// division_float_32
module division_float_32(clock, start, operand1, operand2, result, finish, illegal);
	input clock;  
	input start;  
	input [31:0] operand1, operand2;  
	output reg [31:0] result;  
	output reg finish;  
	output illegal;  
	reg [7:0] exponent;
	reg [23:0] significand1, significand2;
	reg [95:0] temp_operand1, temp_operand2;  
	reg [95:0] sub_result;
	reg [5:0] step;  
	always @(posedge clock) begin  
		if(start) begin
			significand1 = {1'b1, operand1[22:0]};
			significand2 = {1'b1, operand2[22:0]};
			temp_operand1 = {significand1, 24'b0};  
			temp_operand2 = {significand2, 48'b0};  
			finish = 0;
			step = 0;
		end
		if(step == 48) begin  
			sub_result = temp_operand1;  
			exponent = 127 + operand1[30:23] - operand2[30:23];
			if(sub_result[72:48] * 2 > significand2) begin
				sub_result = sub_result + 1;
			end
			if(sub_result[24]) begin
				result[22:0] = sub_result[23:1];
			end else begin
				exponent = exponent - 1;
				result[22:0] = sub_result[22:0];
			end
			if((127 + operand1[30:23]) < operand2[30:23]) begin
				exponent = 0;
			end
			result[31] = operand1[31] ^ operand2[31];
			result[30:23] = exponent;
			if(operand1 == 0) result = 0;
			finish = 1;
		end else begin  
			temp_operand1 = temp_operand1 << 1;  
			if (temp_operand1 >= temp_operand2) temp_operand1 = temp_operand1 - temp_operand2 + 1;
			step = step + 1;  
		end
	end
	assign illegal = (operand2 == 0) ? 1 : 0;  
endmodule
==> flow/config.mk <==
export PLATFORM = sky130hd
export DESIGN_NAME = division_float_32
export DESIGN_NICKNAME = division_float_32
export VERILOG_FILES = /design/flow/design.v
export SDC_FILE = /design/flow/constraint.sdc
export NUM_CORES = 4
export LEC_CHECK = 0
export ABC_AREA = 0
export CAP_MARGIN = 15
export CELL_PAD_IN_SITES_DETAIL_PLACEMENT = 0
export CELL_PAD_IN_SITES_GLOBAL_PLACEMENT = 0
export CORE_ASPECT_RATIO = 0.56
export CORE_MARGIN = 5
export CORE_UTILIZATION = 17
export CTS_CLUSTER_SIZE = 25
export GPL_ROUTABILITY_DRIVEN = 0
export GPL_TIMING_DRIVEN = 0
export MAX_ROUTING_LAYER = met5
export PLACE_DENSITY_LB_ADDON = 0.08
export SLEW_MARGIN = 20
export TNS_END_PERCENT = 50
==> flow/constraint.sdc <==
create_clock -name core_clock -period 8.64 [get_ports {clock}]
set_input_delay 1.7280 -clock core_clock [delete_from_list [all_inputs] [get_ports {clock}]]
set_output_delay 1.7280 -clock core_clock [all_outputs]
set_load 0.01 [all_outputs]
run.sh (not shown) runs the stock make flow with config.mk's settings and CLKGATE_MAP_FILE=.
The starting point finished with timing, DRC and antenna clean.
==> next run, changes <==
ABC_AREA = unset   (was 0)
CAP_MARGIN = 20   (was 15)
CELL_PAD_IN_SITES_DETAIL_PLACEMENT = unset   (was 0)
CELL_PAD_IN_SITES_GLOBAL_PLACEMENT = unset   (was 0)
CORE_ASPECT_RATIO = unset   (was 0.56)
CORE_MARGIN = 2   (was 5)
CORE_UTILIZATION = 40   (was 17)
CTS_CLUSTER_SIZE = unset   (was 25)
GPL_ROUTABILITY_DRIVEN = unset   (was 0)
GPL_TIMING_DRIVEN = unset   (was 0)
MAX_ROUTING_LAYER = unset   (was met5)
PLACE_DENSITY_LB_ADDON = unset   (was 0.08)
TNS_END_PERCENT = unset   (was 50)
clock period = 5.05 ns   (was 8.64 ns; I/O delays follow)
Result: Power climbs by 62%; cell area goes down by 0.79%; hold slack improves by 0.0042 ns; sequential share of layout area rose by 0.17 points; cell count goes down by 19%; clock power went up by 53%.
==> next run, changes <==
CORE_UTILIZATION = 68   (was 40)
PLACE_DENSITY = 0.41   (was unset)
clock period = 5.8 ns   (was 5.05 ns; I/O delays follow)
=> The changed run ran to the end with no violations. Wire length went down by 5.7%. Clock-buffer cell count went down by 8. Die size went down by 41%. Worst setup slack gets better by 0.36 ns. Register-to-register slack gets better by 0.60 ns. Global-route usage went up by 14 points. Clock power went down by 23%. Via count went up by 1.7%. Power went down by 19%.
==> next run, changes <==
CORE_UTILIZATION = 69   (was 68)
CTS_CLUSTER_SIZE = 25   (was unset)
PLACE_DENSITY = unset   (was 0.41)
SETUP_SLACK_MARGIN = 0.97   (was unset)
clock period = 4.96 ns   (was 5.8 ns; I/O delays follow)
After rerunning: Now the flow aborted during global routing (5_1_grt) on GRT-0232. Synthesized area is unchanged. Die size goes down slightly. Synthesized cell count is unchanged.
==> next run, changes <==
CORE_UTILIZATION = 66   (was 69)
CTS_CLUSTER_SIZE = 62   (was 25)
SETUP_SLACK_MARGIN = unset   (was 0.97)
clock period = 4.07 ns   (was 4.96 ns; I/O delays follow)
Result:
- The new run died in global routing (5_1_grt)
- synthesized cell count does not change
- area after synthesis stays the same
- die size went up by a few percent
==> next run, changes <==
ABC_AREA = 1   (was unset)
CAP_MARGIN = 0   (was 20)
CORE_UTILIZATION = 72   (was 66)
CTS_CLUSTER_DIAMETER = 400   (was unset)
CTS_CLUSTER_SIZE = 10   (was 62)
PLACE_DENSITY_LB_ADDON = 0.09   (was unset)
clock period = 4.77 ns   (was 4.07 ns; I/O delays follow)
What happened: The changed run produced a clean layout. Area after synthesis is higher by 18%. Die area came out higher by 8.3%. Synthesized cell count goes up by 59%.

========
build 23:
Starting RTL as in the previous note.
Settings: LEC_CHECK=0, ABC_AREA=0, CAP_MARGIN=5, CELL_PAD_IN_SITES_DETAIL_PLACEMENT=0, CORE_ASPECT_RATIO=0.89, CORE_MARGIN=2, CORE_UTILIZATION=63, MAX_ROUTING_LAYER=met5, PLACE_DENSITY=0.57, SLEW_MARGIN=20, TNS_END_PERCENT=5; clock period 5.57 ns.
Having completed the whole flow, build 23 delivered a layout that passed the timing, design-rule and antenna checks.
Edits applied to the flow inputs when going from build 23 to build 16:
- MAX_ROUTING_LAYER removed (was met5)
- PLACE_DENSITY removed (was 0.57)
- ABC_AREA removed (was 0)
- TNS_END_PERCENT removed (was 5)
- CORE_UTILIZATION changed from 63 to 66
- CELL_PAD_IN_SITES_DETAIL_PLACEMENT removed (was 0)
- CORE_ASPECT_RATIO removed (was 0.89)
- CAP_MARGIN changed from 5 to 20
- the clock period (ns, I/O delays scaled along) changed from 5.57 to 4.07
Notes after the runs:
Build 16 got as far as global routing, where a tool error ended the run.
On total half-perimeter wirelength after legalization and detailed placement, build 16 does worse than build 23.
Of build 16 and build 23, build 16 shows the higher quantity of gates resized following cts, with build 23 below it.
Between build 16 and build 23, the difference in mean cell area of the mapped netlist is negligible.
Build 16 has placement-stage worst setup slack below what build 23 had.
Of build 16 and build 23, build 23 shows the lower routability congestion estimate from global placement, with build 16 above it.
Compared with build 23, build 16 shows die outline area that has gone down by a few percent.
Taking build 23 as the reference point, the placed instance count of build 16 rises by 18%.
[inputs] build 4 vs build 16
- CORE_UTILIZATION now 61, was 66
- HOLD_SLACK_MARGIN now 0.29, previously not set
- SETUP_SLACK_MARGIN now 0.86, previously not set
- the clock period (ns, I/O delays scaled along) now 2.94, was 4.07
### Flow results
Stage in which a tool error killed build 4: global routing.
Comparing build 16 against build 4, there is no change at all in deepest clock path buffer count.
Per the comparison of build 4 with build 16, post-synthesis area per instance about even; synthesis-stage register bit count closely matched the old numbers.
Build 4: total cell area at the placement stage about 5% above build 16
Build 4 against build 16: count of flip-flops with a built-in enable after synthesis did not really move; area of the core region went up; number of cells in the yosys synthesis report did not really move; floorplan row count went up.
Instance count after placement with tap cells included: build 16 and build 4 compared, lower one is build 16
Changes observed in build 4 relative to build 16: sum of net half-perimeters after detailed placement climbed about 10%, die size climbed about 8%.
diff inputs: build 4 => build 59
- CORE_UTILIZATION now 58, was 61
- CTS_CLUSTER_SIZE now 37, previously not set
### Flow results
Build 59 never completed; the flow aborted with a tool error in global routing. Build 4 -> build 59: synthesized area delta 0, exact match. Build 59 -> build 4: compound-gate portion of the synthesized area delta 0, exact match. Build 59 -> build 4: instance area at placement flat. Looking at pre-CTS setup slack across build 4 and build 59, the one that comes out lower is build 59. Diff build 4..build 59 | maximum number of buffers from clock root to sink | unchanged. Build 59 vs. build 4: number of rows created at floorplan now larger, sink count of the clock tree held, area of the core region higher, die size rose by 1800 µm², die width went up 4.7 µm. In the metrics for build 4 and build 59, the one carrying the higher number of cells upsized or downsized after cts is build 59.
No activity file was given, so power comes from the tool's default toggle rates.
